**design/flow/config.mk**
```make
export PLATFORM = sky130hd
export DESIGN_NAME = mat_mul
export DESIGN_NICKNAME = mat_mul
export VERILOG_FILES = /design/flow/design.v
export SDC_FILE = /design/flow/constraint.sdc
export NUM_CORES = 4
export LEC_CHECK = 0
export CAP_MARGIN = 20
export CELL_PAD_IN_SITES_DETAIL_PLACEMENT = 0
export CELL_PAD_IN_SITES_GLOBAL_PLACEMENT = 0
export CORE_MARGIN = 2
export CORE_UTILIZATION = 72
export CTS_CLUSTER_SIZE = 31
export MAX_ROUTING_LAYER = met5
export PLACE_DENSITY_LB_ADDON = 0.0
export SETUP_SLACK_MARGIN = -0.43
export SLEW_MARGIN = 20
```
**design/flow/constraint.sdc**
```tcl
create_clock -name core_clock -period 6.54 [get_ports {s00_axi_aclk}]
set_input_delay 1.3080 -clock core_clock [delete_from_list [all_inputs] [get_ports {s00_axi_aclk}]]
set_output_delay 1.3080 -clock core_clock [all_outputs]
set_load 0.01 [all_outputs]
```
**design/flow/design.v**
```verilog
`timescale 1ns / 1ps
module mat_mul #
	(
        parameter integer DIM_LOG = 2,     
        parameter integer DIM = 2**DIM_LOG,
        parameter integer SIZE = DIM*DIM,
        parameter integer SIZE_LOG = 2*DIM_LOG,
        parameter integer DATA_WIDTH = 32
    )
    (
		input wire  s00_axi_aclk,
		input wire  s00_axi_aresetn,
		output wire  s00_axis_tready,
		input wire [DATA_WIDTH-1 : 0] s00_axis_tdata,
		input wire  s00_axis_tlast,
        input wire  s00_axis_tvalid,
		output wire  m00_axis_tvalid,
        output wire [DATA_WIDTH-1 : 0] m00_axis_tdata,
        output wire [(DATA_WIDTH/8)-1 : 0] m00_axis_tstrb,
        output wire  m00_axis_tlast,
        input wire  m00_axis_tready,
        input wire sel, 
        input wire start
    );
	reg busy;               
	reg item_done;          
	reg matrix_done;        
	reg start_transfer;     
	reg transfer;           
	reg last_transfer;      
	reg mac_enable;         
    reg [DATA_WIDTH-1 : 0] mem_A [0 : SIZE-1];  
    reg [DATA_WIDTH-1 : 0] mem_B [0 : SIZE-1];  
    reg [DATA_WIDTH-1 : 0] mem_R [0 : SIZE-1];  
    reg [DATA_WIDTH-1 : 0] mat_A;    
    reg [DATA_WIDTH-1 : 0] mat_B;    
    reg [DATA_WIDTH-1 : 0] mat_R;    
    reg [SIZE_LOG-1 : 0] addr_stream_in;     
    reg [SIZE_LOG-1 : 0] addr_stream_out;    
    wire [SIZE_LOG-1 : 0] addr_A;    
    wire [SIZE_LOG-1 : 0] addr_B;    
    reg [SIZE_LOG-1 : 0] addr_R;     
    reg [DIM_LOG-1 : 0] row_cnt;     
    reg [DIM_LOG-1 : 0] col_cnt;     
    reg [DIM_LOG-1 : 0] tmp_cnt;     
    wire [DATA_WIDTH-1 : 0] mad;     
    reg [DATA_WIDTH-1 : 0] mac;      
    assign s00_axis_tready = !busy  && s00_axis_tvalid ;  
    always @ (posedge s00_axi_aclk) begin
        if (!s00_axi_aresetn || s00_axis_tlast)
            addr_stream_in <= 0;
        else if (s00_axis_tready)  
            addr_stream_in <= addr_stream_in+1 ;  
    end
    always @ (posedge s00_axi_aclk) begin 
        if (s00_axis_tvalid && !sel && s00_axis_tready)  
            mem_A [addr_stream_in] <= s00_axis_tdata;
        if (busy)  
            mat_A <= mem_A [addr_A];
    end
    always @ (posedge s00_axi_aclk) begin
        if (s00_axis_tvalid && sel && s00_axis_tready)  
            mem_B [addr_stream_in] <= s00_axis_tdata;
        if (busy)  
            mat_B <= mem_B [addr_B];
    end
    assign m00_axis_tstrb = 4'hf;    
    assign m00_axis_tdata = mat_R;   
    assign m00_axis_tlast = last_transfer;   
    assign m00_axis_tvalid =  transfer; 
    always @ (posedge s00_axi_aclk) begin
        if (!s00_axi_aresetn || matrix_done)  
            addr_stream_out <= 0;
        else if ((m00_axis_tready && transfer  || start_transfer  ))  
            addr_stream_out <=   addr_stream_out + 1;  
    end
    always @ (posedge s00_axi_aclk) begin
        if (!s00_axi_aresetn)
            start_transfer <= 0;
        else
            start_transfer <= matrix_done; 
    end
    always @ (posedge s00_axi_aclk) begin
        if (!s00_axi_aresetn || (m00_axis_tlast && m00_axis_tvalid && m00_axis_tready))  
            transfer <= 0;
        else if (start_transfer)  
            transfer <= 1; 
    end
    always @ (posedge s00_axi_aclk) begin
        if (!s00_axi_aresetn)
            last_transfer <= 0;
        else if (m00_axis_tready && transfer || start_transfer)
            last_transfer <= (addr_stream_out == SIZE-1); 
    end
    always @ (posedge s00_axi_aclk) begin
        if (item_done)  
            mem_R [addr_R] <= mad ;  
        if (m00_axis_tready && transfer || start_transfer)  
            mat_R <= mem_R [addr_stream_out];
    end
    always @ (posedge s00_axi_aclk) begin
        if (!s00_axi_aresetn || matrix_done ) 
            busy <= 0;
        else if (start )  
            busy <= 1'b1;
    end
    always @ (posedge s00_axi_aclk) begin
        if (!s00_axi_aresetn)
            item_done <= 0;
        else
            item_done <= (tmp_cnt==DIM-1 && busy) ;  
    end
    always @ (posedge s00_axi_aclk) begin
        if (!s00_axi_aresetn)
            matrix_done <= 0;
        else
            matrix_done <= (row_cnt == DIM-1) && (col_cnt == DIM-1) && (tmp_cnt==DIM-1) ;  
    end
    always @ (posedge s00_axi_aclk) begin
        if (!s00_axi_aresetn || start || tmp_cnt == DIM)  
            tmp_cnt <= 0;
        else if (busy && !matrix_done)  
            tmp_cnt <= tmp_cnt + 1;
    end
    always @ (posedge s00_axi_aclk) begin
        if (!s00_axi_aresetn || start || col_cnt==DIM)  
            col_cnt <= 0;
        else if (busy && tmp_cnt==DIM-1)  
            col_cnt <= col_cnt + 1;
    end
    always @ (posedge s00_axi_aclk) begin
        if (!s00_axi_aresetn || start || row_cnt==DIM)  
            row_cnt <= 0;
        else if (busy && col_cnt == DIM-1 && tmp_cnt==DIM-1)  
            row_cnt <= row_cnt + 1;
    end
    assign addr_A = row_cnt * (DIM) + tmp_cnt;  
    assign addr_B = tmp_cnt * (DIM) + col_cnt;
    always @ (posedge s00_axi_aclk) begin
        if (!s00_axi_aresetn || start)
            addr_R <= 0;
        else if (busy && item_done)  
            addr_R <= addr_R + 1 ;  
    end
    assign mad = mat_A * mat_B + mac;
    always @ (posedge s00_axi_aclk) begin
       if (!s00_axi_aresetn || tmp_cnt==0 )  
           mac <= 0;
       else if (mac_enable)
           mac <= mad ;  
    end
    always @ (posedge s00_axi_aclk) begin
       if (!s00_axi_aresetn)
           mac_enable <= 0;
       else if (busy)
           mac_enable <= 1;  
    end
endmodule
```
**design/flow/run.sh**
```bash
#!/bin/bash
# the make line also repeats each setting of config.mk as NAME=value (left out here)
make -C /OpenROAD-flow-scripts/flow DESIGN_CONFIG=/design/flow/config.mk WORK_HOME=/design/flow/orfs CLKGATE_MAP_FILE= finish
```
==> results of run 1 <==
==> cell type report <==
type                    count  share of cell area, %
repair buffers            424                  4.446
flip-flops and latches   1689                  55.19
clock inverters            89                 0.9343
well taps                1476                  2.031
diodes                     16                0.04403
multi-input cells        1995                  30.50
inverters                 511                  2.109
clock buffers             209                  4.746
==> stage by stage <==
step,area [sq um],utilization (%)
finish,90930,83.31
global route,90900,83.28
CTS,89900,82.36
detailed placement,84400,77.32
global placement,84400,77.32
floorplan,79680,-
==> what timing repair did <==
item / 4_1_cts / 5_1_grt
hold buffers: 0 / 0
pin swaps: 14 / 64
resized: 42 / 130
endpoints found under the setup margin: 204 / 298
cloned: 1 / 4
buffers inserted: 19 / 37
==> layer usage <==
metal	routed length, um	part of all wire (%)
met5	672	0.26
met4	25070	9.6
met3	39120	15
met2	122000	47
met1	75180	29
==> out/metrics.cfg, run 1 <==
[yosys]
ys.flops=1689
yosys_cells=4406
yosysUniqueCellTypes=51
largest_area_cell=edfxtp_1
yosys_warnings=1
syn-instance-count=4406
ys_top_cells_by_count=edfxtp_1, inv_1, mux4_2
synthArstFlopShare_pct=0
ff_type=edfxtp_1
top_area_share_pct=61.64
synth.cellmix.simpleShare_pct=4.418
ys_seq_share_pct=63.08
aoi_share_pct=0.7822
synth.area.mux_share_pct=13.99
synth.most_common_cell=edfxtp_1
synth-xor-area-share_pct=1.086
ys_sh_adder_pct=13.19
edf_count=1632
synthesis.area_sq_mm=0.07950
avgSynthCellArea_sq_um=18.04
topCombFamilyByArea=multiplexers
yosys-stat-area_sq_mm=0.07950
area_leaders=edfxtp_1, mux4_2, fa_1

[global_routing]
use_met3_pct=14.20
gr-total-overflow=0
grt_use_total_pct=44.93
grt_pass1_vias=48310
grt_max_degree=131
antenna_found_initial=40
grt_use_met1_pct=55.12
gr-max-usage-layer=met2
grt_util_met2_pct=69.73
grt_pass1_wl_mm=348.5

[cells_and_area]
layout.nets=5397
comb_area_sq_mm=0.02774
seq_area_sq_mm=0.05018
stdcell_count=6409
fillCellCount=4507
areaGrowthSynthToFinish_pct=14.38

[critical_path]
critPathMostFrequentCell=inv_1
cp_slowest_cell=fa_1
cp-endpoint=mac[29]
cp.depth=27
arrival_ps=8530
regToRegSetupSlack_ps=-1300
reg2reg_from=mat_A[5]
critPathMaxStageDelay_ps=680
crit_buf_inv=9
crit_start=mat_A[5]
cp_max_fo=16
crit_family=adder cells
critPathCaptureType=register
rr_worst_depth=27
r2r_end=mac[29]
critPathLaunchType=register
critPathKind=reg -> reg
cp.required_ps=7230

[detailed_routing]
vias=47640
route.detailed.drc=0
drt_iter0_markers=8852
routed_wl_mm=262.1
ant_nets=0
drt-pass1-iter-count=10
detail_route.vias_per_cell=7.434
post_drt_wl_per_cell_um=40.89

[job]
maxCapViolations=0
warnings=48

[timing]
setup_viol=356
post-route-min-period_ps=7835
tightest_slew_ps=1167
rsz0062_at_grt=true
fin_crit_sh_pct=119.8
tns_ps=-206700
finClkSkew_ps=38.40
worst_slack_ps=-1295
finalHoldViolCount=0
report.final.slew_viol_count=0
fmax_mhz=127.6
slew_headroom_pct=22.19
hold_ws_ps=508.2

[status]
status=failed layout checks
so.violations=negative setup slack

[floorplanning]
rows=121
die-area_sq_mm=0.1131
dieHeight_um=336.3
initCoreUtil_pct=72.83
die_w_um=336.3
io_pins=78
coreArea_sq_mm=0.1092

[min_path]
min_path_type=reg -> reg
whs_endpoint=mac[23]
hold_start=mac[23]
hold_depth=2

[placed_design]
io_buffers=73
post-dp-hpwl_mm=123.7
pre_cts_ws_ps=-872.0
dp.cells=6040
gp_congestion=0.8970

[cts]
cts_tree=built
root_buffer=clkbuf_16
cts_buffer_depth=3
cts_sinks=1689
clk_pin_slew_ps=70
clk_latency_ps=800
cts_max_level=4
cts_inserted_buffers=162

==> inputs of run 2 (changes only) <==
- ABC_AREA: unset -> 1
- PLACE_DENSITY_LB_ADDON: 0.0 -> 0.08
- SETUP_SLACK_MARGIN: -0.43 -> 0.54
- clock period: 6.54 -> 5.04 ns (I/O delays scaled with it)
==> run 2 against run 1 <==
Against the previous run:
- still fails the layout checks on negative setup slack
- flip-flop count did not move
- worst hold slack got worse by 32 ps
- via count rose by 16%
- synthesized area rose by 3.8%
- critical path depth did not move
- cell count rose by 35%
- design area rose by 4.1%
- clock-buffer cell count fell by 17
- fmax rose by 14%
- critical endpoint is now mem_R[12][30]
==> out/metrics.cfg, run 2 <==
[status]
status=failed layout checks  ; unchanged
so.violations=negative setup slack  ; unchanged

[critical_path]
critPathMostFrequentCell=fa_1  ; was inv_1
critPathCaptureType=register  ; unchanged
cp.depth=27  ; unchanged
crit_start=mat_A[7]  ; was mat_A[5]
r2r_end=mem_R[12][30]  ; was mac[29]
cp_max_fo=10  ; was 16
critPathKind=reg -> reg  ; unchanged
critPathMaxStageDelay_ps=600  ; was 680 ps
cp_slowest_cell=fa_1  ; unchanged
cp.required_ps=5710  ; was 7230 ps
cp-endpoint=mem_R[12][30]  ; was mac[29]
rr_worst_depth=27  ; unchanged
reg2reg_from=mat_A[7]  ; was mat_A[5]
critPathLaunchType=register  ; unchanged
regToRegSetupSlack_ps=-1850  ; was -1300 ps
arrival_ps=7550  ; was 8530 ps
crit_family=adder cells  ; unchanged
crit_buf_inv=11  ; was 9

[yosys]
ys_seq_share_pct=60.76  ; was 63.08%
ys_top_cells_by_count=edfxtp_1, inv_1, nand2_1  ; was edfxtp_1, inv_1, mux4_2
edf_count=1632  ; unchanged
synth-xor-area-share_pct=0.4336  ; was 1.086%
largest_area_cell=edfxtp_1  ; unchanged
ys.flops=1689  ; unchanged
synthArstFlopShare_pct=0  ; unchanged
yosys_cells=6764  ; was 4406
ys_sh_adder_pct=12.70  ; was 13.19%
avgSynthCellArea_sq_um=12.20  ; was 18.04 sq um
yosys_warnings=1  ; unchanged
synth.cellmix.simpleShare_pct=8.625  ; was 4.418%
syn-instance-count=6764  ; was 4406
yosysUniqueCellTypes=48  ; was 51
aoi_share_pct=8.861  ; was 0.7822%
synth.most_common_cell=edfxtp_1  ; unchanged
synth.area.mux_share_pct=2.280  ; was 13.99%
top_area_share_pct=59.38  ; was 61.64%
synthesis.area_sq_mm=0.08253  ; was 0.07950 sq mm
area_leaders=edfxtp_1, fa_1, inv_1  ; was edfxtp_1, mux4_2, fa_1
yosys-stat-area_sq_mm=0.08253  ; was 0.07950 sq mm
topCombFamilyByArea=adder cells  ; was multiplexers
ff_type=edfxtp_1  ; unchanged

[timing]
fin_crit_sh_pct=136.6  ; was 119.8%
fmax_mhz=145.2  ; was 127.6 MHz
post-route-min-period_ps=6886  ; was 7835 ps
worst_slack_ps=-1846  ; was -1295 ps
report.final.slew_viol_count=0  ; unchanged
finClkSkew_ps=81.94  ; was 38.40 ps
setup_viol=425  ; was 356
finalHoldViolCount=0  ; unchanged
hold_ws_ps=476.4  ; was 508.2 ps
rsz0062_at_grt=true  ; unchanged
slew_headroom_pct=24.88  ; was 22.19%
tns_ps=-598050  ; was -206700 ps
tightest_slew_ps=1123  ; was 1167 ps

[detailed_routing]
routed_wl_mm=218.3  ; was 262.1 mm
ant_nets=0  ; unchanged
drt-pass1-iter-count=7  ; was 10
route.detailed.drc=0  ; unchanged
post_drt_wl_per_cell_um=25.18  ; was 40.89 um
drt_iter0_markers=7349  ; was 8852
vias=55080  ; was 47640
detail_route.vias_per_cell=6.354  ; was 7.434

[global_routing]
antenna_found_initial=12  ; was 40
grt_pass1_vias=54960  ; was 48310
grt_use_total_pct=37.31  ; was 44.93%
grt_max_degree=164  ; was 131
grt_pass1_wl_mm=324.7  ; was 348.5 mm
gr-total-overflow=0  ; unchanged

[placed_design]
io_buffers=73  ; unchanged
pre_cts_ws_ps=-2003  ; was -872.0 ps
post-dp-hpwl_mm=133.0  ; was 123.7 mm
gp_congestion=0.9574  ; was 0.8970
placed_area_sq_mm=0.08783  ; was 0.08440 sq mm

[cts]
clk_pin_slew_ps=60  ; was 70 ps
cts_sinks=1689  ; unchanged
cts_max_level=4  ; unchanged
cts_buffer_depth=3  ; unchanged
root_buffer=clkbuf_16  ; unchanged
clk_latency_ps=800  ; about the same
cts_inserted_buffers=162  ; unchanged
cts_tree=built  ; unchanged

[min_path]
hold_start=mac[0]  ; was mac[23]
min_path_type=reg -> reg  ; unchanged
whs_endpoint=mac[0]  ; was mac[23]
hold_depth=2  ; unchanged

[floorplanning]
rows=124  ; was 121
dieHeight_um=342.6  ; was 336.3 um
initCoreUtil_pct=72.37  ; was 72.83%
coreArea_sq_mm=0.1140  ; was 0.1092 sq mm
die_w_um=342.6  ; was 336.3 um
die-area_sq_mm=0.1174  ; was 0.1131 sq mm
io_pins=78  ; unchanged

[cells_and_area]
fillCellCount=5913  ; was 4507
utilization_pct=83.01  ; was 83.31%
layout.nets=7633  ; was 5397
areaGrowthSynthToFinish_pct=14.70  ; was 14.38%
final_cell_area_sq_mm=0.09466  ; was 0.09093 sq mm

[job]
maxCapViolations=0  ; unchanged
warnings=52  ; was 48

## run 2: metrics by stage
stage          std cells
6_report            8669
5_1_grt             8668
2_1_floorplan       6767
4_1_cts             8633
3_3_place_gp        8321
3_5_place_dp        8321
## run 2: routing by layer
metal / track usage [%] / wire length [um] / part of all wire, % / vias to the layer above
li1: - / - / - / 23830
met1: 50.51 / 78300 / 36 / 27130
met2: 60.27 / 105800 / 48 / 3509
met3: 6.549 / 23790 / 11 / 592
met4: 16.84 / 10260 / 4.7 / 16
met5: 0 / 108 / 0.049 / -
## run 2: final cells by class
| cell class | count | area (sq um) | area share (%) |
|---|---|---|---|
| sequential | 1689 | 50180 | 53.01 |
| multi-input combinational | 3737 | 28580 | 30.19 |
| clock buffer | 192 | 4188 | 4.424 |
| timing repair inverter | 1 | 7.507 | 0.007931 |
| clock inverter | 109 | 1336 | 1.412 |
| inverter | 925 | 3493 | 3.690 |
| timing repair buffer | 503 | 4976 | 5.257 |
| antenna | 1 | 2.502 | 0.002644 |
| tap | 1512 | 1892 | 1.998 |
## run 2: repair_timing
| action | 4_1_cts | 5_1_grt |
|---|---|---|
| endpoints found under the setup margin | 459 | 459 |
| hold endpoints to repair | 0 | 0 |
| gates resized | 57 | 137 |
| setup buffers | 8 | 26 |
| pin swaps | 22 | 59 |
| cloned | 3 | 8 |
| hold buffers | 0 | 0 |
==> inputs of run 3 (changes only) <==
- CAP_MARGIN: 20 -> 15
- CELL_PAD_IN_SITES_DETAIL_PLACEMENT: 0 -> 2
- CELL_PAD_IN_SITES_GLOBAL_PLACEMENT: 0 -> 1
- CORE_ASPECT_RATIO: unset -> 0.92
- CORE_UTILIZATION: 72 -> 45
- CTS_CLUSTER_SIZE: 31 -> 65
- GPL_TIMING_DRIVEN: unset -> 0
- HOLD_SLACK_MARGIN: unset -> 0.19
- MAX_ROUTING_LAYER: met5 -> met4
- SETUP_SLACK_MARGIN: 0.54 -> -0.6
- SLEW_MARGIN: 20 -> 15
- clock period: 5.04 -> 15.7 ns (I/O delays scaled with it)
==> run 3 against run 2 <==
Against the previous run:
- highest routed layer is now met4
- critical path depth down 5
- worst hold slack better by 47 ps
- synthesized cell count unchanged
- the run now finishes clean
- clock skew about the same
==> out/metrics.cfg, run 3 <==
[timing]
report.final.slew_viol_count=0  ; unchanged
fmax_mhz=104.6  ; was 145.2 MHz
slew_headroom_pct=12.63  ; was 24.88%
finalHoldViolCount=0  ; unchanged
fin_crit_sh_pct=60.88  ; was 136.6%
tightest_slew_ps=1311  ; was 1123 ps
setup_viol=0  ; was 425
tns_ps=0  ; was -598050 ps
worst_slack_ps=6141  ; was -1846 ps
finClkSkew_ps=82.11  ; was 81.94 ps
hold_ws_ps=523.4  ; was 476.4 ps
post-route-min-period_ps=9559  ; was 6886 ps
rsz0062_at_grt=false  ; was true

[global_routing]
grt_max_degree=63  ; was 164
grt_pass1_vias=67250  ; was 54960
grt_use_total_pct=38.37  ; was 37.31%
grt_pass1_wl_mm=496.9  ; was 324.7 mm
antenna_found_initial=19  ; was 12
gr-total-overflow=0  ; unchanged

[floorplanning]
die-area_sq_mm=0.1868  ; was 0.1174 sq mm
initCoreUtil_pct=45.38  ; was 72.37%
rows=150  ; was 124
dieHeight_um=414.8  ; was 342.6 um
die_w_um=450.5  ; was 342.6 um
io_pins=78  ; unchanged
coreArea_sq_mm=0.1819  ; was 0.1140 sq mm

[critical_path]
rr_worst_depth=22  ; was 27
cp_max_fo=16  ; was 10
cp.required_ps=16190  ; was 5710 ps
critPathLaunchType=register  ; unchanged
critPathMostFrequentCell=fa_1  ; unchanged
cp_slowest_cell=buf_1  ; was fa_1
reg2reg_from=mat_A[3]  ; was mat_A[7]
regToRegSetupSlack_ps=6140  ; was -1850 ps
cp.depth=22  ; was 27
worstPathCellList=clkbuf_1, buf_1, nand2_1, fa_1, fa_1, fa_1, fa_1, inv_1, ha_1, inv_1, fa_1, fa_1, fa_1, inv_1, ha_1, a21oi_1, o21ai_0, a31oi_1, o2111ai_1, nor2_1, nand3_1, nand2_1
crit_buf_inv=5  ; was 11
crit_family=adder cells  ; unchanged
arrival_ps=10050  ; was 7550 ps
crit_start=mat_A[3]  ; was mat_A[7]
r2r_end=mem_R[9][31]  ; was mem_R[12][30]
critPathMaxStageDelay_ps=1030  ; was 600 ps
cp-endpoint=mem_R[9][31]  ; was mem_R[12][30]
critPathKind=reg -> reg  ; unchanged
critPathCaptureType=register  ; unchanged

[cells_and_area]
areaGrowthSynthToFinish_pct=14.33  ; was 14.70%
stdcell_count=9697  ; was 8669
layout.nets=7721  ; was 7633
utilization_pct=51.88  ; was 83.01%
fillCellCount=17420  ; was 5913

[yosys]
ys_top_cells_by_count=edfxtp_1, inv_1, nand2_1  ; unchanged
ys_sh_adder_pct=12.70  ; unchanged
syn-instance-count=6764  ; unchanged
edf_count=1632  ; unchanged
synthesis.area_sq_mm=0.08253  ; unchanged
ff_type=edfxtp_1  ; unchanged
yosys-stat-area_sq_mm=0.08253  ; unchanged
aoi_share_pct=8.861  ; unchanged
yosys_warnings=1  ; unchanged
top_area_share_pct=59.38  ; unchanged
synth-xor-area-share_pct=0.4336  ; unchanged
topCombFamilyByArea=adder cells  ; unchanged
yosys_cells=6764  ; unchanged
largest_area_cell=edfxtp_1  ; unchanged
synth.area.mux_share_pct=2.280  ; unchanged
synthArstFlopShare_pct=0  ; unchanged
avgSynthCellArea_sq_um=12.20  ; unchanged
ys.flops=1689  ; unchanged
area_leaders=edfxtp_1, fa_1, inv_1  ; unchanged
yosysUniqueCellTypes=48  ; unchanged
synth.cellmix.simpleShare_pct=8.625  ; unchanged
synth.most_common_cell=edfxtp_1  ; unchanged
ys_seq_share_pct=60.76  ; unchanged

[cts]
cts_buffer_depth=3  ; unchanged
cts_tree=built  ; unchanged
clk_latency_ps=870  ; was 800 ps
cts_max_level=4  ; unchanged
hold_buffers=0  ; unchanged
cts_inserted_buffers=176  ; was 162
post_cts_buffers=0  ; was 8
clk_pin_slew_ps=70  ; was 60 ps
cts-resized-gates=0  ; was 57
cts_sinks=1689  ; unchanged
root_buffer=clkbuf_16  ; unchanged

[min_path]
min_path_type=reg -> reg  ; unchanged
hold_start=mac[2]  ; was mac[0]
whs_endpoint=mac[2]  ; was mac[0]
hold_depth=2  ; unchanged

[detailed_routing]
drt-pass1-iter-count=5  ; was 7
drt_iter0_markers=7997  ; was 7349
post_drt_wl_per_cell_um=37.58  ; was 25.18 um
routed_wl_mm=364.4  ; was 218.3 mm
ant_nets=0  ; unchanged
vias=61670  ; was 55080
detail_route.vias_per_cell=6.360  ; was 6.354
route.detailed.drc=0  ; unchanged

[status]
status=timing/DRC/antenna clean  ; was failed layout checks

[placed_design]
pre_cts_ws_ps=6378  ; was -2003 ps
dp.cells=9358  ; was 8321
post-dp-hpwl_mm=237.9  ; was 133.0 mm
io_buffers=73  ; unchanged
gp_congestion=0.9017  ; was 0.9574

[job]
warnings=34  ; was 52
maxCapViolations=0  ; unchanged

-- run 3: cell type report --
class	count	area (sq um)	share of cell area [%]
repair buffers	162	2462	2.610
inverters	925	3472	3.680
clock inverters	90	1003	1.064
flip-flops and latches	1689	50150	53.15
well taps	2432	3043	3.225
multi-input cells	3735	27690	29.35
diodes	18	45.04	0.04774
plain buffers	418	1759	1.864
clock buffers	228	4722	5.005
-- run 3: stage by stage --
| step | area (sq um) |
|---|---|
| 5_1_grt | 94350 |
| 3_5_place_dp | 88570 |
| 4_1_cts | 94300 |
| 2_1_floorplan | 82540 |
| 3_3_place_gp | 86320 |
| 6_report | 94350 |
-- run 3: layer usage --
metal / vias to the layer above / GRT usage (%) / share of wire (%)
li1: 24050 / - / -
met1: 32450 / 46.56 / 37
met2: 3992 / 61.96 / 48
met3: 1177 / 6.947 / 8.6
met4: 0 / 18.83 / 6.3
met5: - / - / 0
==> inputs of run 4 (changes only) <==
- CAP_MARGIN: 15 -> 20
- CELL_PAD_IN_SITES_DETAIL_PLACEMENT: 2 -> 0
- CELL_PAD_IN_SITES_GLOBAL_PLACEMENT: 1 -> 2
- CORE_ASPECT_RATIO: 0.92 -> 0.57
- CORE_MARGIN: 2 -> 9
- CORE_UTILIZATION: 45 -> 25
- CTS_CLUSTER_SIZE: 65 -> 31
- GPL_ROUTABILITY_DRIVEN: unset -> 1
- GPL_TIMING_DRIVEN: 0 -> unset
- HOLD_SLACK_MARGIN: 0.19 -> unset
- MAX_ROUTING_LAYER: met4 -> met5
- MIN_ROUTING_LAYER: unset -> met1
- PLACE_DENSITY_LB_ADDON: 0.08 -> unset
- SETUP_SLACK_MARGIN: -0.6 -> -0.4
- SLEW_MARGIN: 15 -> 20
- TNS_END_PERCENT: unset -> 95
- clock period: 15.7 -> 5.31 ns (I/O delays scaled with it)
==> run 4 against run 3 <==
Against the previous run:
- fmax up 37%
- now fails the layout checks on negative setup slack
- critical endpoint is now mem_R[6][20]
- first-iteration DRC count down 42%
==> out/metrics.cfg, run 4 <==
[critical_path]
critPathMaxStageDelay_ps=550  ; was 1030 ps
critPathCaptureType=register  ; unchanged
regToRegSetupSlack_ps=-1660  ; was 6140 ps
crit_buf_inv=13  ; was 5
critPathMostFrequentCell=fa_1  ; unchanged
cp-endpoint=mem_R[6][20]  ; was mem_R[9][31]
arrival_ps=7590  ; was 10050 ps
cp.depth=28  ; was 22
reg2reg_from=mat_B[11]  ; was mat_A[3]
critPathLaunchType=register  ; unchanged
rr_worst_depth=28  ; was 22
cp_slowest_cell=fa_2  ; was buf_1
r2r_end=mem_R[6][20]  ; was mem_R[9][31]
crit_family=adder cells  ; unchanged
cp.required_ps=5920  ; was 16190 ps
crit_start=mat_B[11]  ; was mat_A[3]
cp_max_fo=8  ; was 16
critPathKind=reg -> reg  ; unchanged

[floorplanning]
coreArea_sq_mm=0.3268  ; was 0.1819 sq mm
dieHeight_um=451.8  ; was 414.8 um
rows=158  ; was 150
initCoreUtil_pct=25.26  ; was 45.38%
io_pins=78  ; unchanged
die-area_sq_mm=0.3520  ; was 0.1868 sq mm
die_w_um=779.0  ; was 450.5 um

[job]
warnings=52  ; was 34
maxCapViolations=0  ; unchanged

[yosys]
synth.most_common_cell=edfxtp_1  ; unchanged
ff_type=edfxtp_1  ; unchanged
area_leaders=edfxtp_1, fa_1, inv_1  ; unchanged
avgSynthCellArea_sq_um=12.20  ; unchanged
syn-instance-count=6764  ; unchanged
ys_sh_adder_pct=12.70  ; unchanged
yosysUniqueCellTypes=48  ; unchanged
top_area_share_pct=59.38  ; unchanged
synth.cellmix.simpleShare_pct=8.625  ; unchanged
ys_top_cells_by_count=edfxtp_1, inv_1, nand2_1  ; unchanged
yosys_warnings=1  ; unchanged
synthArstFlopShare_pct=0  ; unchanged
yosys_cells=6764  ; unchanged
largest_area_cell=edfxtp_1  ; unchanged
synth-xor-area-share_pct=0.4336  ; unchanged
ys_seq_share_pct=60.76  ; unchanged
yosys-stat-area_sq_mm=0.08253  ; unchanged
aoi_share_pct=8.861  ; unchanged
edf_count=1632  ; unchanged
synth.area.mux_share_pct=2.280  ; unchanged
synthesis.area_sq_mm=0.08253  ; unchanged
topCombFamilyByArea=adder cells  ; unchanged
ys.flops=1689  ; unchanged

[placed_design]
post-dp-hpwl_mm=171.4  ; was 237.9 mm
io_buffers=73  ; unchanged
pre_cts_ws_ps=-1927  ; was 6378 ps
gp_congestion=0.8227  ; was 0.9017
dp.cells=11260  ; was 9358
placed_area_sq_mm=0.09214  ; was 0.08857 sq mm

[detailed_routing]
drt_iter0_markers=4603  ; was 7997
ant_nets=0  ; unchanged
detail_route.vias_per_cell=4.548  ; was 6.360
vias=52770  ; was 61670
drt-pass1-iter-count=5  ; unchanged
route.detailed.drc=0  ; unchanged
post_drt_wl_per_cell_um=23.02  ; was 37.58 um
routed_wl_mm=267.1  ; was 364.4 mm

[status]
status=failed layout checks  ; was timing/DRC/antenna clean
so.violations=negative setup slack

[timing]
worst_slack_ps=-1663  ; was 6141 ps
setup_viol=421  ; was 0
tightest_slew_ps=1096  ; was 1311 ps
finalHoldViolCount=0  ; unchanged
post-route-min-period_ps=6973  ; was 9559 ps
rsz0062_at_grt=true  ; was false
report.final.slew_viol_count=0  ; unchanged
fin_crit_sh_pct=131.3  ; was 60.88%
finClkSkew_ps=95.87  ; was 82.11 ps
fmax_mhz=143.4  ; was 104.6 MHz
slew_headroom_pct=26.79  ; was 12.63%

[global_routing]
gr-total-overflow=0  ; unchanged
grt_pass1_wl_mm=383.4  ; was 496.9 mm
antenna_found_initial=19  ; unchanged
use_met3_pct=2.944  ; was 6.947%
grt_util_met2_pct=19.82  ; was 61.96%
grt_max_degree=162  ; was 63
gr-max-usage-layer=met1  ; was met2
grt_use_total_pct=14.74  ; was 38.37%
grt_pass1_vias=51770  ; was 67250
grt_use_met1_pct=24.05  ; was 46.56%

[min_path]
whs_endpoint=mac[0]  ; was mac[2]
hold_start=mac[0]  ; was mac[2]
hold_depth=2  ; unchanged
min_path_type=reg -> reg  ; unchanged

[cts]
clk_latency_ps=890  ; was 870 ps
hold_buffers=0  ; unchanged
clk_pin_slew_ps=60  ; was 70 ps
cts_max_level=4  ; unchanged
root_buffer=clkbuf_16  ; unchanged
cts_inserted_buffers=174  ; was 176
cts_sinks=1689  ; unchanged
cts_tree=built  ; unchanged
cts_buffer_depth=4  ; was 3

[cells_and_area]
utilization_pct=30.22  ; was 51.88%
areaGrowthSynthToFinish_pct=19.65  ; was 14.33%
layout.nets=7684  ; was 7721
fillCellCount=32790  ; was 17420
final_cell_area_sq_mm=0.09875  ; was 0.09435 sq mm
stdcell_count=11600  ; was 9697

run 4: routing by layer:
layer	vias to the layer above	routed length, um
li1	23980	-
met1	27120	142800
met2	1421	102800
met3	256	17190
met4	2	4263
met5	-	17
run 4: metrics by stage:
step | TNS [ps] | hold slack (ps)
after floorplan | -345090 | 420.9
after global placement | -596190 | 459.1
after detailed placement | -585360 | 463.9
after CTS | -492830 | 473.6
after global routing | -593110 | 512.5
final | -500800 | 471.9
run 4: what timing repair did:
action                                  4_1_cts  5_1_grt
endpoints found under the setup margin      391      392
resized                                      81      128
buffers inserted                             17       21
pin swaps                                    36       77
cloned                                        1        6
run 4: layout make-up:
cell class / count / area (sq um) / area share [%]
Antenna cell: 4 / 10.01 / 0.01014
Clock buffer: 221 / 4583 / 4.641
Sequential cell: 1689 / 50180 / 50.82
Tap cell: 4400 / 5505 / 5.575
Clock inverter: 85 / 755.7 / 0.7653
Timing Repair Buffer: 544 / 5604 / 5.675
Multi-Input combinational cell: 3736 / 28610 / 28.98
Inverter: 925 / 3493 / 3.538
==> inputs of run 5 (changes only) <==
- CELL_PAD_IN_SITES_DETAIL_PLACEMENT: 0 -> unset
- CELL_PAD_IN_SITES_GLOBAL_PLACEMENT: 2 -> unset
- CORE_ASPECT_RATIO: 0.57 -> unset
- CORE_MARGIN: 9 -> 2
- CORE_UTILIZATION: 25 -> 72
- CTS_CLUSTER_DIAMETER: unset -> 380
- CTS_CLUSTER_SIZE: 31 -> 16
- GPL_ROUTABILITY_DRIVEN: 1 -> unset
- MAX_ROUTING_LAYER: met5 -> unset
- MIN_ROUTING_LAYER: met1 -> unset
- PLACE_DENSITY_LB_ADDON: unset -> 0.2
- SETUP_SLACK_MARGIN: -0.4 -> -0.59
- TNS_END_PERCENT: 95 -> unset
- clock period: 5.31 -> 8.76 ns (I/O delays scaled with it)
==> run 5 against run 4 <==
Against the previous run:
- now clean on timing, DRC and antenna
- synthesized area did not move
- highest routed layer unchanged
- synthesized cell count did not move
- clock-buffer cell count fell by 79
- sequential share of layout area grew 6.2 points
==> out/metrics.cfg, run 5 <==
[status]
status=timing/DRC/antenna clean  ; was failed layout checks

[min_path]
min_path_type=reg -> reg  ; unchanged
hold_start=matrix_done  ; was mac[0]
whs_endpoint=start_transfer  ; was mac[0]
hold_depth=2  ; unchanged

[cells_and_area]
stdcell_count=8221  ; was 11600
areaGrowthSynthToFinish_pct=6.615  ; was 19.65%
utilization_pct=77.16  ; was 30.22%
fillCellCount=6690  ; was 32790
layout.nets=7285  ; was 7684

[critical_path]
rr_worst_depth=23  ; was 28
crit_family=adder cells  ; unchanged
cp_slowest_cell=edfxtp_1  ; was fa_2
r2r_end=mem_R[2][31]  ; was mem_R[6][20]
worstPathCellList=buf_4, nand2_1, fa_1, inv_1, fa_1, fa_1, fa_1, inv_1, fa_1, inv_1, fa_1, fa_1, inv_1, fa_1, inv_1, ha_1, nand2_1, nor2_1, nand2_1, o2111ai_1, nor2_1, nand3_1, nand2_1
critPathCaptureType=register  ; unchanged
critPathMostFrequentCell=fa_1  ; unchanged
cp.required_ps=9230  ; was 5920 ps
reg2reg_from=mat_A[6]  ; was mat_B[11]
arrival_ps=8370  ; was 7590 ps
cp-endpoint=mem_R[2][31]  ; was mem_R[6][20]
cp.depth=23  ; was 28
critPathKind=reg -> reg  ; unchanged
cp_max_fo=19  ; was 8
critPathLaunchType=register  ; unchanged
regToRegSetupSlack_ps=860  ; was -1660 ps
crit_buf_inv=6  ; was 13
critPathMaxStageDelay_ps=1120  ; was 550 ps
crit_start=mat_A[6]  ; was mat_B[11]

[placed_design]
gp_congestion=0.9664  ; was 0.8227
dp.cells=8064  ; was 11260
io_buffers=73  ; unchanged
post-dp-hpwl_mm=125.8  ; was 171.4 mm
pre_cts_ws_ps=810.8  ; was -1927 ps

[detailed_routing]
vias=53130  ; was 52770
post_drt_wl_per_cell_um=25.12  ; was 23.02 um
drt_iter0_markers=7387  ; was 4603
drt-pass1-iter-count=8  ; was 5
routed_wl_mm=206.5  ; was 267.1 mm
ant_nets=0  ; unchanged
route.detailed.drc=0  ; unchanged
detail_route.vias_per_cell=6.462  ; was 4.548

[floorplanning]
rows=124  ; was 158
dieHeight_um=342.6  ; was 451.8 um
coreArea_sq_mm=0.1140  ; was 0.3268 sq mm
initCoreUtil_pct=72.37  ; was 25.26%
die_w_um=342.6  ; was 779.0 um
die-area_sq_mm=0.1174  ; was 0.3520 sq mm
io_pins=78  ; unchanged

[cts]
cts_max_level=3  ; was 4
cts_sinks=1689  ; unchanged
root_buffer=clkbuf_16  ; unchanged
clk_pin_slew_ps=80  ; was 60 ps
hold_buffers=0  ; unchanged
cts_inserted_buffers=115  ; was 174
clk_latency_ps=790  ; was 890 ps
cts_tree=built  ; unchanged
post_cts_buffers=0  ; was 17
cts_buffer_depth=3  ; was 4
cts-resized-gates=0  ; was 81

[yosys]
ys.flops=1689  ; unchanged
synthArstFlopShare_pct=0  ; unchanged
yosysUniqueCellTypes=48  ; unchanged
edf_count=1632  ; unchanged
synthesis.area_sq_mm=0.08253  ; unchanged
syn-instance-count=6764  ; unchanged
top_area_share_pct=59.38  ; unchanged
yosys_warnings=1  ; unchanged
synth-xor-area-share_pct=0.4336  ; unchanged
ff_type=edfxtp_1  ; unchanged
ys_sh_adder_pct=12.70  ; unchanged
avgSynthCellArea_sq_um=12.20  ; unchanged
yosys-stat-area_sq_mm=0.08253  ; unchanged
topCombFamilyByArea=adder cells  ; unchanged
yosys_cells=6764  ; unchanged
synth.area.mux_share_pct=2.280  ; unchanged
ys_seq_share_pct=60.76  ; unchanged
synth.most_common_cell=edfxtp_1  ; unchanged
ys_top_cells_by_count=edfxtp_1, inv_1, nand2_1  ; unchanged
aoi_share_pct=8.861  ; unchanged
largest_area_cell=edfxtp_1  ; unchanged
area_leaders=edfxtp_1, fa_1, inv_1  ; unchanged
synth.cellmix.simpleShare_pct=8.625  ; unchanged

[timing]
slew_headroom_pct=22.20  ; was 26.79%
worst_slack_ps=858.8  ; was -1663 ps
post-route-min-period_ps=7901  ; was 6973 ps
fmax_mhz=126.6  ; was 143.4 MHz
finalHoldViolCount=0  ; unchanged
fin_crit_sh_pct=90.20  ; was 131.3%
tightest_slew_ps=1167  ; was 1096 ps
setup_viol=0  ; was 421
finClkSkew_ps=108.9  ; was 95.87 ps
report.final.slew_viol_count=0  ; unchanged
tns_ps=0  ; was -500800 ps
rsz0062_at_grt=false  ; was true

[global_routing]
grt_max_degree=153  ; was 162
grt_pass1_vias=53150  ; was 51770
antenna_found_initial=12  ; was 19
gr-total-overflow=0  ; unchanged
grt_use_total_pct=35.73  ; was 14.74%
grt_pass1_wl_mm=312.1  ; was 383.4 mm

[job]
maxCapViolations=0  ; unchanged
warnings=46  ; was 52

==> run 5: cell type report <==
class / instances / area [sq um] / share of cell area, %
diodes: 6 / 15.01 / 0.01706
clock buffers: 142 / 3000 / 3.410
clock inverters: 7 / 157.7 / 0.1792
inverters: 925 / 3487 / 3.963
multi-input cells: 3735 / 27570 / 31.33
flip-flops and latches: 1689 / 50180 / 57.03
well taps: 1512 / 1892 / 2.150
repair buffers: 205 / 1687 / 1.917
==> run 5: metrics by stage <==
stage	cell area [sq um]	hold slack (ps)
3_3_place_gp	84840	456.7
5_1_grt	87980	498.6
3_5_place_dp	84840	477.9
2_1_floorplan	82540	420.9
6_report	87990	465.1
4_1_cts	88000	449.7
==> run 5: routing by layer <==
| layer | share of wire, % | global-route usage (%) | vias to the layer above |
|---|---|---|---|
| li1 | - | - | 23030 |
| met3 | 11 | 6.034 | 536 |
| met5 | 0.014 | 0 | - |
| met4 | 4.5 | 15.68 | 6 |
| met2 | 49 | 58.09 | 3386 |
| met1 | 36 | 48.39 | 26170 |
==> inputs of run 6 (changes only) <==
- CAP_MARGIN: 20 -> 0
- CTS_CLUSTER_DIAMETER: 380 -> 400
- CTS_CLUSTER_SIZE: 16 -> 10
- HOLD_SLACK_MARGIN: unset -> 0.29
- PLACE_DENSITY: unset -> 0.39
- PLACE_DENSITY_LB_ADDON: 0.2 -> unset
- SETUP_SLACK_MARGIN: -0.59 -> 1.21
- TNS_END_PERCENT: unset -> 20
- clock period: 8.76 -> 5.12 ns (I/O delays scaled with it)
==> run 6 against run 5 <==
Against the previous run:
- the layout now fails its checks (negative setup slack)
- sequential share of layout area fell by 3.7 points
- core utilization is 5.4 points higher
- critical path depth increased by 5
- routed wire length is 7.2% higher
- synthesized area is the same
==> out/metrics.cfg, run 6 <==
[detailed_routing]
wl_met3_mm=23.79  ; was 22.50 mm
routed_wl_mm=221.4  ; was 206.5 mm
detail_route.vias_per_cell=6.440  ; was 6.462
wl_met1_mm=79.51  ; was 73.56 mm
ant_nets=0  ; unchanged
wl_met2_mm=108.3  ; was 101.1 mm
vias=55520  ; was 53130
post_drt_wl_per_cell_um=25.68  ; was 25.12 um
top_layer=met5  ; unchanged
route.detailed.drc=0  ; unchanged
drt-pass1-iter-count=6  ; was 8
drt_iter0_markers=7167  ; was 7387

[critical_path]
cp_slowest_cell=fa_1  ; was edfxtp_1
arrival_ps=7410  ; was 8370 ps
critPathMaxStageDelay_ps=570  ; was 1120 ps
cp_max_fo=8  ; was 19
critPathMostFrequentCell=fa_1  ; unchanged
critPathCaptureType=register  ; unchanged
critPathLaunchType=register  ; unchanged
regToRegSetupSlack_ps=-1740  ; was 860 ps
crit_family=adder cells  ; unchanged
critPathKind=reg -> reg  ; unchanged
reg2reg_from=mat_A[6]  ; unchanged
crit_start=mat_A[6]  ; unchanged
cp.required_ps=5670  ; was 9230 ps
cp-endpoint=mem_R[14][27]  ; was mem_R[2][31]
r2r_end=mem_R[14][27]  ; was mem_R[2][31]
crit_buf_inv=11  ; was 6
rr_worst_depth=28  ; was 23
cp.depth=28  ; was 23

[cells_and_area]
utilization_pct=82.53  ; was 77.16%
layout.nets=7639  ; was 7285
comb_area_sq_mm=0.02843  ; was 0.02757 sq mm
final_cell_area_sq_mm=0.09412  ; was 0.08799 sq mm
areaGrowthSynthToFinish_pct=14.04  ; was 6.615%
seq_area_sq_mm=0.05018  ; unchanged
fillCellCount=6220  ; was 6690

[yosys]
area_leaders=edfxtp_1, fa_1, inv_1  ; unchanged
ff_type=edfxtp_1  ; unchanged
synthesis.area_sq_mm=0.08253  ; unchanged
topCombFamilyByArea=adder cells  ; unchanged
aoi_share_pct=8.861  ; unchanged
edf_count=1632  ; unchanged
ys_seq_share_pct=60.76  ; unchanged
synth.most_common_cell=edfxtp_1  ; unchanged
syn-instance-count=6764  ; unchanged
top_area_share_pct=59.38  ; unchanged
yosys-stat-area_sq_mm=0.08253  ; unchanged
ys_sh_adder_pct=12.70  ; unchanged
synth.area.mux_share_pct=2.280  ; unchanged
avgSynthCellArea_sq_um=12.20  ; unchanged
ys_top_cells_by_count=edfxtp_1, inv_1, nand2_1  ; unchanged
largest_area_cell=edfxtp_1  ; unchanged
synth.cellmix.simpleShare_pct=8.625  ; unchanged
synthArstFlopShare_pct=0  ; unchanged
ys.flops=1689  ; unchanged
yosys_cells=6764  ; unchanged
yosysUniqueCellTypes=48  ; unchanged
yosys_warnings=1  ; unchanged
synth-xor-area-share_pct=0.4336  ; unchanged

[timing]
fmax_mhz=145.8  ; was 126.6 MHz
fin_crit_sh_pct=134.0  ; was 90.20%
post-route-min-period_ps=6861  ; was 7901 ps
tightest_slew_ps=1070  ; was 1167 ps
setup_viol=408  ; was 0
tns_ps=-578880  ; was 0 ps
finClkSkew_ps=86.40  ; was 108.9 ps
report.final.slew_viol_count=0  ; unchanged
worst_slack_ps=-1741  ; was 858.8 ps
slew_headroom_pct=28.45  ; was 22.20%
finalHoldViolCount=0  ; unchanged
rsz0062_at_grt=true  ; was false

[placed_design]
post-dp-hpwl_mm=133.5  ; was 125.8 mm
gp_congestion=0.9748  ; was 0.9664
placed_area_sq_mm=0.08785  ; was 0.08484 sq mm
io_buffers=73  ; unchanged

[cts]
root_buffer=clkbuf_16  ; unchanged
cts_inserted_buffers=186  ; was 115
clk_latency_ps=820  ; was 790 ps
cts_buffer_depth=3  ; unchanged
cts_tree=built  ; unchanged
cts_max_level=4  ; was 3
cts_sinks=1689  ; unchanged
clk_pin_slew_ps=60  ; was 80 ps

[status]
so.violations=negative setup slack
status=failed layout checks  ; was timing/DRC/antenna clean

[global_routing]
grt_pass1_vias=55320  ; was 53150
gr-total-overflow=0  ; unchanged
grt_max_degree=203  ; was 153
antenna_found_initial=7  ; was 12
grt_use_total_pct=37.98  ; was 35.73%
grt_pass1_wl_mm=330.0  ; was 312.1 mm

[floorplanning]
coreArea_sq_mm=0.1140  ; unchanged
initCoreUtil_pct=72.37  ; unchanged
io_pins=78  ; unchanged
dieHeight_um=342.6  ; unchanged
rows=124  ; unchanged
die_w_um=342.6  ; unchanged
die-area_sq_mm=0.1174  ; unchanged

[min_path]
hold_start=mac[0]  ; was matrix_done
whs_endpoint=mac[0]  ; was start_transfer
hold_depth=2  ; unchanged
min_path_type=reg -> reg  ; unchanged

[job]
warnings=69  ; was 46
maxCapViolations=0  ; unchanged

run 6: final cells by class:
type | instances | share of cell area [%]
diodes | 3 | 0.007976
clock buffers | 255 | 5.221
clock inverters | 14 | 0.3377
inverters | 925 | 3.705
multi-input cells | 3735 | 30.21
flip-flops and latches | 1689 | 53.32
well taps | 1512 | 2.010
repair buffers | 488 | 5.190
run 6: repair_timing:
action                                  CTS  global route
gates resized                            66           103
endpoints found under the setup margin  476           476
gates cloned                              3             3
buffers inserted                         21            16
pin swaps                                31            41
hold buffers                              0             0
run 6: metrics by stage:
step                      setup slack, ps  instances  hold WS (ps)
after floorplan                     -1393       6767         420.9
final                               -1741       8621         480.7
after CTS                           -1690       8599         480.0
after global routing                -1934       8619         507.1
after detailed placement            -2060       8306         470.8
after global placement              -1989       8306         455.5
run 6: metal layers:
layer / global-route usage, % / vias to the layer above
li1: - / 23820
met1: 51.66 / 27370
met2: 61.80 / 3686
met3: 6.738 / 643
met4: 15.49 / 4
met5: 0 / -
==> inputs of run 7 (changes only) <==
- ABC_AREA: 1 -> 0
- CAP_MARGIN: 0 -> 20
- CORE_ASPECT_RATIO: unset -> 1.57
- CTS_CLUSTER_DIAMETER: 400 -> unset
- CTS_CLUSTER_SIZE: 10 -> 23
- HOLD_SLACK_MARGIN: 0.29 -> unset
- PLACE_DENSITY: 0.39 -> unset
- PLACE_DENSITY_LB_ADDON: unset -> 0.06
- SETUP_SLACK_MARGIN: 1.21 -> 1.46
- TNS_END_PERCENT: 20 -> unset
- clock period: 5.12 -> 5.04 ns (I/O delays scaled with it)
==> run 7 against run 6 <==
Against the previous run:
- still fails the layout checks on negative setup slack
- register-to-register slack got worse by 600 ps
- via count fell by 19%
- routed wire length is 7.3% higher
- design area decreased by 2.9%
- die size down 3.6%
- core utilization grew 1.0 points
- first-iteration DRC count down 8.5%
- non-clock buffer count shrank 40
==> out/metrics.cfg, run 7 <==
[floorplanning]
initCoreUtil_pct=72.70  ; was 72.37%
die-area_sq_mm=0.1132  ; was 0.1174 sq mm
dieHeight_um=420.4  ; was 342.6 um
io_pins=78  ; unchanged
die_w_um=269.2  ; was 342.6 um
coreArea_sq_mm=0.1094  ; was 0.1140 sq mm
rows=152  ; was 124

[yosys]
area_leaders=edfxtp_1, mux4_2, fa_1  ; was edfxtp_1, fa_1, inv_1
synthesis.area_sq_mm=0.07950  ; was 0.08253 sq mm
edf_count=1632  ; unchanged
synth.most_common_cell=edfxtp_1  ; unchanged
topCombFamilyByArea=multiplexers  ; was adder cells
synth-xor-area-share_pct=1.086  ; was 0.4336%
top_area_share_pct=61.64  ; was 59.38%
ff_type=edfxtp_1  ; unchanged
avgSynthCellArea_sq_um=18.04  ; was 12.20 sq um
synth.cellmix.simpleShare_pct=4.418  ; was 8.625%
ys.flops=1689  ; unchanged
largest_area_cell=edfxtp_1  ; unchanged
yosys_cells=4406  ; was 6764
synth.area.mux_share_pct=13.99  ; was 2.280%
ys_sh_adder_pct=13.19  ; was 12.70%
syn-instance-count=4406  ; was 6764
yosys-stat-area_sq_mm=0.07950  ; was 0.08253 sq mm
ys_top_cells_by_count=edfxtp_1, inv_1, mux4_2  ; was edfxtp_1, inv_1, nand2_1
yosys_warnings=1  ; unchanged
aoi_share_pct=0.7822  ; was 8.861%
ys_seq_share_pct=63.08  ; was 60.76%
yosysUniqueCellTypes=51  ; was 48
synthArstFlopShare_pct=0  ; unchanged

[cells_and_area]
layout.nets=5405  ; was 7639
seq_area_sq_mm=0.05018  ; about the same
final_cell_area_sq_mm=0.09134  ; was 0.09412 sq mm
areaGrowthSynthToFinish_pct=14.89  ; was 14.04%
comb_area_sq_mm=0.02810  ; was 0.02843 sq mm
fillCellCount=4498  ; was 6220

[timing]
finClkSkew_ps=31.72  ; was 86.40 ps
setup_viol=408  ; unchanged
worst_slack_ps=-2342  ; was -1741 ps
hold_ws_ps=522.5  ; was 480.7 ps
post-route-min-period_ps=7382  ; was 6861 ps
finalHoldViolCount=0  ; unchanged
tightest_slew_ps=1155  ; was 1070 ps
report.final.slew_viol_count=0  ; unchanged
rsz0062_at_grt=true  ; unchanged
slew_headroom_pct=22.79  ; was 28.45%
fin_crit_sh_pct=146.5  ; was 134.0%
fmax_mhz=135.5  ; was 145.8 MHz

[detailed_routing]
wl_met2_mm=123.5  ; was 108.3 mm
routed_wl_mm=237.6  ; was 221.4 mm
wl_met1_mm=69.09  ; was 79.51 mm
route.detailed.drc=0  ; unchanged
post_drt_wl_per_cell_um=37.21  ; was 25.68 um
drt_iter0_markers=6556  ; was 7167
wl_met3_mm=22.90  ; was 23.79 mm
detail_route.vias_per_cell=7.061  ; was 6.440
top_layer=met5  ; unchanged
vias=45080  ; was 55520
ant_nets=0  ; unchanged
drt-pass1-iter-count=5  ; was 6

[critical_path]
cp-endpoint=mac[30]  ; was mem_R[14][27]
r2r_end=mac[30]  ; was mem_R[14][27]
critPathMostFrequentCell=fa_1  ; unchanged
critPathLaunchType=register  ; unchanged
crit_buf_inv=8  ; was 11
arrival_ps=8070  ; was 7410 ps
regToRegSetupSlack_ps=-2340  ; was -1740 ps
critPathMaxStageDelay_ps=560  ; was 570 ps
cp.required_ps=5730  ; was 5670 ps
reg2reg_from=mat_B[2]  ; was mat_A[6]
cp_max_fo=8  ; unchanged
cp.depth=27  ; was 28
critPathCaptureType=register  ; unchanged
crit_start=mat_B[2]  ; was mat_A[6]
cp_slowest_cell=fa_1  ; unchanged
critPathKind=reg -> reg  ; unchanged
rr_worst_depth=27  ; was 28
crit_family=adder cells  ; unchanged

[min_path]
hold_start=mac[13]  ; was mac[0]
hold_depth=2  ; unchanged
min_path_type=reg -> reg  ; unchanged
whs_endpoint=mac[13]  ; was mac[0]

[global_routing]
grt_max_degree=132  ; was 203
grt_use_total_pct=43.34  ; was 37.98%
grt_pass1_wl_mm=340.7  ; was 330.0 mm
gr-total-overflow=0  ; unchanged
antenna_found_initial=25  ; was 7
grt_pass1_vias=48430  ; was 55320

[placed_design]
gp_congestion=0.9738  ; was 0.9748
pre_cts_ws_ps=-2723  ; was -2060 ps
placed_area_sq_mm=0.08572  ; was 0.08785 sq mm
post-dp-hpwl_mm=133.8  ; was 133.5 mm
io_buffers=73  ; unchanged

[cts]
clk_latency_ps=810  ; was 820 ps
root_buffer=clkbuf_16  ; unchanged
cts_max_level=4  ; unchanged
cts_inserted_buffers=146  ; was 186
clk_pin_slew_ps=90  ; was 60 ps
cts_tree=built  ; unchanged
cts_buffer_depth=3  ; unchanged
cts_sinks=1689  ; unchanged

[job]
warnings=43  ; was 69
maxCapViolations=0  ; unchanged

[status]
so.violations=negative setup slack  ; unchanged
status=failed layout checks  ; unchanged

==> run 7: layer usage <==
layer / track usage [%] / vias up
met4: 32.99 / 18
met3: 8.844 / 1250
met1: 48.30 / 22930
li1: - / 16900
met2: 73.97 / 3987
met5: 0 / -
==> run 7: metrics by stage <==
step	TNS [ps]	std cells	utilization [%]
global route	-793720	6377	83.51
global placement	-687490	6063	78.39
finish	-737330	6385	83.53
floorplan	-494870	4409	-
CTS	-682380	6351	83.34
detailed placement	-723960	6063	78.39
==> run 7: layout make-up <==
class | count | area share (%)
inverters | 511 | 2.100
clock inverters | 89 | 1.223
diodes | 15 | 0.04109
repair buffers | 448 | 4.753
multi-input cells | 1995 | 30.77
clock buffers | 175 | 4.175
well taps | 1463 | 2.004
flip-flops and latches | 1689 | 54.94
==> run 7: what timing repair did <==
| action | CTS | global route |
|---|---|---|
| resized | 58 | 38 |
| setup buffers | 22 | 15 |
| hold buffers | 0 | 0 |
| pin swaps | 35 | 21 |
| endpoints found under the setup margin | 494 | 494 |
| cloned | 2 | 4 |
==> inputs of run 8 (changes only) <==
- ABC_AREA: 0 -> 1
- CORE_ASPECT_RATIO: 1.57 -> unset
- CORE_UTILIZATION: 72 -> 68
- CTS_CLUSTER_DIAMETER: unset -> 380
- CTS_CLUSTER_SIZE: 23 -> 16
- PLACE_DENSITY_LB_ADDON: 0.06 -> unset
- SETUP_SLACK_MARGIN: 1.46 -> -0.59
- clock period: 5.04 -> 7.86 ns (I/O delays scaled with it)
==> run 8 against run 7 <==
Against the previous run:
- now clean on timing, DRC and antenna
- synthesized cell count increased by 54%
- fmax decreased by 4.4%
- synthesized area increased by 3.8%
- flip-flop count unchanged
- cell count increased by 32%
- design area decreased by 2.7%
- setup slack improved by 2500 ps
- largest cell class unchanged
==> out/metrics.cfg, run 8 <==
[global_routing]
gr-total-overflow=0  ; unchanged
grt_use_total_pct=33.61  ; was 43.34%
grt_pass1_vias=51840  ; was 48430
grt_max_degree=216  ; was 132
grt_pass1_wl_mm=313.8  ; was 340.7 mm
antenna_found_initial=11  ; was 25

[critical_path]
cp_slowest_cell=edfxtp_1  ; was fa_1
cp.depth=27  ; unchanged
reg2reg_from=mat_B[5]  ; was mat_B[2]
rr_worst_depth=27  ; unchanged
cp-endpoint=mac[27]  ; was mac[30]
regToRegSetupSlack_ps=140  ; was -2340 ps
cp_max_fo=17  ; was 8
critPathCaptureType=register  ; unchanged
critPathLaunchType=register  ; unchanged
crit_start=mat_B[5]  ; was mat_B[2]
arrival_ps=8400  ; was 8070 ps
r2r_end=mac[27]  ; was mac[30]
cp.required_ps=8530  ; was 5730 ps
crit_family=adder cells  ; unchanged
crit_buf_inv=10  ; was 8
critPathKind=reg -> reg  ; unchanged
critPathMaxStageDelay_ps=840  ; was 560 ps

[cells_and_area]
areaGrowthSynthToFinish_pct=7.712  ; was 14.89%
layout.nets=7367  ; was 5405
fillCellCount=8000  ; was 4498

[cts]
hold_buffers=0  ; unchanged
cts-resized-gates=0  ; was 58
cts_tree=built  ; unchanged
cts_buffer_depth=3  ; unchanged
cts_inserted_buffers=115  ; was 146
post_cts_buffers=0  ; was 22
root_buffer=clkbuf_16  ; unchanged
cts_sinks=1689  ; unchanged
clk_pin_slew_ps=100  ; was 90 ps
cts_max_level=3  ; was 4
clk_latency_ps=770  ; was 810 ps

[min_path]
min_path_type=reg -> reg  ; unchanged
hold_start=mac[0]  ; was mac[13]
whs_endpoint=mac[0]  ; was mac[13]
hold_depth=2  ; unchanged

[yosys]
synth.area.mux_share_pct=2.280  ; was 13.99%
topCombFamilyByArea=adder cells  ; was multiplexers
syn-instance-count=6764  ; was 4406
area_leaders=edfxtp_1, fa_1, inv_1  ; was edfxtp_1, mux4_2, fa_1
synth.cellmix.simpleShare_pct=8.625  ; was 4.418%
yosys_cells=6764  ; was 4406
ys_seq_share_pct=60.76  ; was 63.08%
largest_area_cell=edfxtp_1  ; unchanged
synthesis.area_sq_mm=0.08253  ; was 0.07950 sq mm
avgSynthCellArea_sq_um=12.20  ; was 18.04 sq um
ys_sh_adder_pct=12.70  ; was 13.19%
synth.most_common_cell=edfxtp_1  ; unchanged
edf_count=1632  ; unchanged
ys.flops=1689  ; unchanged
ff_type=edfxtp_1  ; unchanged
synth-xor-area-share_pct=0.4336  ; was 1.086%
yosys_warnings=1  ; unchanged
ys_top_cells_by_count=edfxtp_1, inv_1, nand2_1  ; was edfxtp_1, inv_1, mux4_2
yosys-stat-area_sq_mm=0.08253  ; was 0.07950 sq mm
top_area_share_pct=59.38  ; was 61.64%
aoi_share_pct=8.861  ; was 0.7822%
synthArstFlopShare_pct=0  ; unchanged
yosysUniqueCellTypes=48  ; was 51

[floorplanning]
io_pins=78  ; unchanged
die_w_um=352.4  ; was 269.2 um
dieHeight_um=352.4  ; was 420.4 um
coreArea_sq_mm=0.1201  ; was 0.1094 sq mm
initCoreUtil_pct=68.70  ; was 72.70%
rows=127  ; was 152
die-area_sq_mm=0.1242  ; was 0.1132 sq mm

[detailed_routing]
ant_nets=0  ; unchanged
vias=52370  ; was 45080
drt-pass1-iter-count=8  ; was 5
post_drt_wl_per_cell_um=24.64  ; was 37.21 um
wl_met2_mm=101.2  ; was 123.5 mm
drt_iter0_markers=5874  ; was 6556
top_layer=met5  ; unchanged
route.detailed.drc=0  ; unchanged
detail_route.vias_per_cell=6.216  ; was 7.061
wl_met1_mm=79.24  ; was 69.09 mm
wl_met3_mm=19.52  ; was 22.90 mm
routed_wl_mm=207.6  ; was 237.6 mm

[placed_design]
post-dp-hpwl_mm=126.0  ; was 133.8 mm
io_buffers=73  ; unchanged
gp_congestion=0.9132  ; was 0.9738

[timing]
fmax_mhz=129.5  ; was 135.5 MHz
report.final.slew_viol_count=0  ; unchanged
finalHoldViolCount=0  ; unchanged
tightest_slew_ps=1127  ; was 1155 ps
post-route-min-period_ps=7724  ; was 7382 ps
setup_viol=0  ; was 408
fin_crit_sh_pct=98.27  ; was 146.5%
hold_ws_ps=493.2  ; was 522.5 ps
finClkSkew_ps=69.48  ; was 31.72 ps
tns_ps=0  ; was -737330 ps
slew_headroom_pct=24.89  ; was 22.79%

[status]
status=timing/DRC/antenna clean  ; was failed layout checks

[job]
maxCapViolations=0  ; unchanged
warnings=42  ; was 43

run 8: metrics by stage:
step / worst slack [ps] / utilization (%) / area (sq um) / instances
3_5_place_dp: 161.5 / 71.35 / 85710 / 8247
2_1_floorplan: 829.7 / - / 82540 / 6767
6_report: 136.1 / 74.00 / 88900 / 8425
3_3_place_gp: 72.37 / 71.34 / 85700 / 8247
4_1_cts: 98.11 / 74.04 / 88940 / 8423
5_1_grt: -128.6 / 74.00 / 88900 / 8425
run 8: layout make-up:
class / count / area (sq um) / area share, %
Clock inverter: 8 / 156.4 / 0.1759
Inverter: 925 / 3487 / 3.923
Timing Repair Buffer: 287 / 2412 / 2.714
Clock buffer: 168 / 3077 / 3.461
Tap cell: 1612 / 2017 / 2.269
Antenna cell: 1 / 2.502 / 0.002815
Multi-Input combinational cell: 3735 / 27560 / 31.00
Sequential cell: 1689 / 50180 / 56.45
run 8: metal layers:
metal | track usage [%] | up-vias
li1 | - | 23240
met1 | 46.46 | 26110
met2 | 54.85 | 2579
met3 | 5.273 | 422
met4 | 12.35 | 12
met5 | 0 | -
